==> job 1415: inputs <==
==> flow/design.v <==
`timescale 1ns / 1ps
module skin_detection(
    input clk,
    input n_rst,
    input [23:0] i_vid_data,
    input i_vid_hsync,
    input i_vid_vsync,
    input i_vid_VDE,
    input [3:0] sw,
    output reg [23:0] o_vid_data,
    output reg o_vid_hsync,
    output reg o_vid_vsync,
    output reg o_vid_VDE
);
    localparam [7:0] skin_y = 8'd80;
    localparam [7:0] skin_cb_min = 8'd70;  
    localparam [7:0] skin_cb_max = 8'd135;  
    localparam [7:0] skin_cr_min = 8'd120;  
    localparam [7:0] skin_cr_max = 8'd180;   
    reg signed [8:0] y, ytemp;
    reg signed [8:0] cb;
    reg signed [8:0] cr;
    reg signed [8:0] rtemp,gtemp,btemp, rtemp2, gtemp2, btemp2;
    localparam [7:0] r  = 8'd255;
    localparam [7:0] g = 8'd0;
    localparam [7:0] b = 8'd255;
    wire [7:0] red, green, blue;
    assign {red, blue, green} = i_vid_data;
    wire hsync = i_vid_hsync;
    wire vsync = i_vid_vsync;
    wire VDE = i_vid_VDE;
    always @(posedge clk) begin
        if(sw == 4'd1) begin
        ytemp <= 16+ (256*red+green*645+blue*98)/1000;
        cb <= (577*(btemp-ytemp))/1000+128;
        cr <= (713*(rtemp-ytemp))/1000+128;
        y <= ytemp;
        rtemp <= red;
        gtemp <= green;
        btemp <= blue;
        rtemp2 <= rtemp;
        gtemp2 <= gtemp;
        btemp2 <= btemp;
        if(y > skin_y && skin_cb_min < cb && skin_cb_max > cb && skin_cr_min < cr && skin_cr_max > cr) begin
            o_vid_data[23:16] <= rtemp2;
            o_vid_data[15:8] <= btemp2;
            o_vid_data[7:0] <= gtemp2;
        end else begin
            o_vid_data[23:16] <= r;
            o_vid_data[15:8] <= b;
            o_vid_data[7:0] <= g;
        end
        o_vid_hsync <=  hsync;
        o_vid_vsync <=  vsync;
        o_vid_VDE <=  VDE;
    end
    end
endmodule
`timescale 1ns / 1ps
module inversion(
    input clk,
    input n_rst,
    input [23:0] i_vid_data,
    input i_vid_hsync,
    input i_vid_vsync,
    input i_vid_VDE,
    input [3:0] sw,
    output reg [23:0] o_vid_data,
    output reg o_vid_hsync,
    output reg o_vid_vsync,
    output reg o_vid_VDE
);
    wire [7:0] red, green, blue;
    assign {red, green, blue} = i_vid_data;
 always @(posedge clk) begin
        if(sw == 4'd2) begin
            o_vid_data[23:16] <= 255-red;
            o_vid_data[15:8] <= 255-green;
            o_vid_data[7:0] <= 255-blue;
        end
        o_vid_hsync <= i_vid_hsync;
        o_vid_vsync <=  i_vid_vsync;
        o_vid_VDE <=  i_vid_VDE;
        end
endmodule
`timescale 1ns / 1ps
module position(
input clk,
    input n_rst,
    input [23:0] i_vid_data,
    input i_vid_hsync,
    input i_vid_vsync,
    input i_vid_VDE,
    input [3:0] sw,
    output reg [23:0] o_vid_data,
    output reg o_vid_hsync,
    output reg o_vid_vsync,
    output reg o_vid_VDE
);
    wire [7:0] red, green, blue;
    reg [16:0] vcount, hcount;
    reg [16:0] vcount_q, hcount_q;
    assign {red, blue, green} = i_vid_data;
    always @* begin
        hcount = hcount_q;
        vcount = vcount_q;
        if(!n_rst) begin
            hcount = 0;
            vcount = 0;
        end else
            if(i_vid_VDE) begin
        if(hcount_q>=16'd1919) begin
            hcount = 0;
            if(vcount_q>=16'd1079)
                vcount =0;
         else vcount = vcount_q +1;
    end else hcount = hcount_q +1;
    end
    end
    always @(posedge clk) begin
        hcount_q <= hcount;
        vcount_q <= vcount;
    end
    wire [7:0] grey = (3*red)/100 + (59*green)/100 + (11*blue)/100;
     always @(posedge clk) begin
           if(sw == 4'd3) begin
             if (hcount > 200 && hcount < 800) begin
                o_vid_data[23:16] <= grey;
                 o_vid_data[15:8] <= grey; 
                 o_vid_data[7:0] <= grey;         
           end
           else
             o_vid_data <= i_vid_data;
           end
           o_vid_hsync <= i_vid_hsync;
           o_vid_vsync <=  i_vid_vsync;
           o_vid_VDE <=  i_vid_VDE;
           end
endmodule
`timescale 1ns / 1ps
module colour_change #
(
    parameter DATA_WIDTH = 24  
)
(
    input  wire                   clk,
    input  wire                   n_rst,
    input  wire [DATA_WIDTH-1:0] i_vid_data,
    input  wire                  i_vid_hsync,
    input  wire                  i_vid_vsync,
    input  wire                  i_vid_VDE,
    output reg [DATA_WIDTH-1:0] o_vid_data,
    output reg                  o_vid_hsync,
    output reg                  o_vid_vsync,
    output reg                  o_vid_VDE,
    input wire [3:0] btn,
    input wire [3:0] sw,
    output wire [3:0] led 
);
 assign led = 4'd0;
 wire [23:0] out1, out2,out3;
   wire hsync, vsync, vde, hsync2, vsync2, vde2, hsync3, vsync3, vde3;
   always@* begin
       case(sw)
           4'd1:begin o_vid_data=out1;
           o_vid_hsync = hsync;
           o_vid_vsync = vsync;
           o_vid_VDE = vde;
           end
           4'd2: begin 
            o_vid_data=out2;
            o_vid_hsync = hsync2;
            o_vid_vsync = vsync2;
            o_vid_VDE = vde2;
           end
           4'd3: begin 
           o_vid_data=out3;
           o_vid_hsync = hsync3;
           o_vid_vsync = vsync3;
           o_vid_VDE = vde3;
          end
          default: begin
           o_vid_data=i_vid_data;
           o_vid_hsync = i_vid_hsync;
           o_vid_vsync = i_vid_vsync;
           o_vid_VDE = i_vid_VDE;
           end
       endcase
   end
   skin_detection skin(.clk(clk), .n_rst(n_rst), .i_vid_data(i_vid_data), .i_vid_hsync(i_vid_hsync), .i_vid_vsync(i_vid_vsync), .i_vid_VDE(i_vid_VDE), .o_vid_data(out1), .o_vid_hsync(hsync), .o_vid_vsync(vsync), .o_vid_VDE(vde), .sw(sw));
   inversion inverse(.clk(clk), .n_rst(n_rst), .i_vid_data(i_vid_data), .i_vid_hsync(i_vid_hsync), .i_vid_vsync(i_vid_vsync), .i_vid_VDE(i_vid_VDE), .o_vid_data(out2), .o_vid_hsync(hsync2), .o_vid_vsync(vsync2), .o_vid_VDE(vde2), .sw(sw));
   position pos(.clk(clk), .n_rst(n_rst), .i_vid_data(i_vid_data), .i_vid_hsync(i_vid_hsync), .i_vid_vsync(i_vid_vsync), .i_vid_VDE(i_vid_VDE), .o_vid_data(out3), .o_vid_hsync(hsync3), .o_vid_vsync(vsync3), .o_vid_VDE(vde3), .sw(sw));
endmodule
==> flow/run.sh <==
#!/bin/bash
# the make line also repeats each setting of config.mk as NAME=value (left out here)
make -C /OpenROAD-flow-scripts/flow DESIGN_CONFIG=/design/flow/config.mk WORK_HOME=/design/flow/orfs CLKGATE_MAP_FILE= finish
==> flow/config.mk <==
export PLATFORM = sky130hd
export DESIGN_NAME = colour_change
export DESIGN_NICKNAME = colour_change
export VERILOG_FILES = /design/flow/design.v
export SDC_FILE = /design/flow/constraint.sdc
export NUM_CORES = 4
export LEC_CHECK = 0
export ABC_AREA = 0
export CAP_MARGIN = 25
export CELL_PAD_IN_SITES_GLOBAL_PLACEMENT = 0
export CORE_MARGIN = 2
export CORE_UTILIZATION = 47
export CTS_CLUSTER_DIAMETER = 88
export PLACE_DENSITY_LB_ADDON = 0.04
export SETUP_SLACK_MARGIN = 5.0
export SLEW_MARGIN = 20
export TNS_END_PERCENT = 70
==> flow/constraint.sdc <==
create_clock -name core_clock -period 32.1 [get_ports {clk}]
set_input_delay 6.4200 -clock core_clock [delete_from_list [all_inputs] [get_ports {clk}]]
set_output_delay 6.4200 -clock core_clock [all_outputs]
set_load 0.01 [all_outputs]
==> inputs of job 3347, as changes to job 1415 <==
- ABC_AREA: 0 -> not set
- CAP_MARGIN: 25 -> 20
- CELL_PAD_IN_SITES_GLOBAL_PLACEMENT: 0 -> not set
- CORE_UTILIZATION: 47 -> 70
- CTS_CLUSTER_DIAMETER: 88 -> not set
- CTS_CLUSTER_SIZE: not set -> 37
- PLACE_DENSITY_LB_ADDON: 0.04 -> not set
- SETUP_SLACK_MARGIN: 5.0 -> 0.42
- TNS_END_PERCENT: 70 -> not set
==> flow/constraint.sdc (replaced) <==
create_clock -name core_clock -period 13.5 [get_ports {clk}]
set_input_delay 2.7000 -clock core_clock [delete_from_list [all_inputs] [get_ports {clk}]]
set_output_delay 2.7000 -clock core_clock [all_outputs]
set_load 0.01 [all_outputs]
==> inputs of job 2659, as changes to job 1415 <==
- CAP_MARGIN: 25 -> 20
- CELL_PAD_IN_SITES_GLOBAL_PLACEMENT: 0 -> not set
- CORE_ASPECT_RATIO: not set -> 0.5
- CORE_UTILIZATION: 47 -> 25
- CTS_CLUSTER_DIAMETER: 88 -> 281
- CTS_CLUSTER_SIZE: not set -> 99
- PLACE_DENSITY: not set -> 0.82
- PLACE_DENSITY_LB_ADDON: 0.04 -> not set
- SETUP_SLACK_MARGIN: 5.0 -> not set
- TNS_END_PERCENT: 70 -> not set
==> flow/constraint.sdc (replaced) <==
create_clock -name core_clock -period 20.0 [get_ports {clk}]
set_input_delay 4.0000 -clock core_clock [delete_from_list [all_inputs] [get_ports {clk}]]
set_output_delay 4.0000 -clock core_clock [all_outputs]
set_load 0.01 [all_outputs]
==> inputs of job 6184, as changes to job 1415 <==
- ABC_AREA: 0 -> not set
- CAP_MARGIN: 25 -> 20
- CELL_PAD_IN_SITES_GLOBAL_PLACEMENT: 0 -> not set
- CORE_ASPECT_RATIO: not set -> 0.65
- CORE_UTILIZATION: 47 -> 40
- CTS_CLUSTER_DIAMETER: 88 -> not set
- GPL_TIMING_DRIVEN: not set -> 0
- PLACE_DENSITY_LB_ADDON: 0.04 -> not set
- SETUP_SLACK_MARGIN: 5.0 -> not set
- TNS_END_PERCENT: 70 -> not set
==> flow/constraint.sdc (replaced) <==
create_clock -name core_clock -period 20.0 [get_ports {clk}]
set_input_delay 4.0000 -clock core_clock [delete_from_list [all_inputs] [get_ports {clk}]]
set_output_delay 4.0000 -clock core_clock [all_outputs]
set_load 0.01 [all_outputs]
==> comparison <==
- Job 6184 passed the timing, design-rule and antenna checks. Job 2659 produced a clean layout. Job 1415 completed without violations. Job 3347 died in global routing (5_1_grt), error GRT-0116.
- Of job 2659 and job 1415, job 2659 has the higher die area (gap about 90%, measured against job 1415).
- Area after synthesis is the same in job 3347 and job 2659.
- Against job 1415, the count of clock-buffer cells in the layout of job 2659 is lower by 1.
- Worst hold slack, lowest first: job 1415, job 6184, job 2659.
- Routed wire length: job 2659 < job 1415 < job 6184.
- Worst setup slack: job 6184 < job 2659 < job 1415.
==> figures <==
item	job 3347	job 6184	job 2659	job 1415
Result of the run	stopped before the end	no timing/DRC/antenna violations	no timing/DRC/antenna violations	no timing/DRC/antenna violations
Last stage reached	global routing (5_1_grt)	-	-	-
Logic area	-	0.0196 mm²	0.0196 mm²	0.0196 mm²
Placeable Area	0.0367 mm²	0.0646 mm²	0.103 mm²	0.0550 mm²
Depth of the critical timing path with buffers and inverters included	-	59	55	56
Placed insts	4080	4019	4505	3859
Count of non-filler cells in the finished layout	-	4051	4536	3894
Setup Total Neg Slack	-	0 ns	0 ns	0 ns
Final count of pins violating max slew	-	0	0	0
Total vias in the final route	-	23.3k	23.2k	23.1k
Fillcell total	-	6388	10.6k	5270
Final worst-path setup slack	-	0.986 ns	1.55 ns	11.37 ns
Worst R2R Start	-	skin.rtemp[0]$_DFFE_PN_	skin.btemp[0]$_DFFE_PN_	skin.ytemp[0]$_DFFE_PN_
Crit path DAT	-	19.20 ns	18.64 ns	20.94 ns
Area of all sequential standard cells	-	0.00517 mm²	0.00517 mm²	0.00517 mm²
Post-route cell area	-	0.0285 mm²	0.0287 mm²	0.0281 mm²
Comb area share	-	68.7%	68.2%	69.7%
Layout buffering overhead excluding clock cells	-	3.97%	2.43%	2.91%
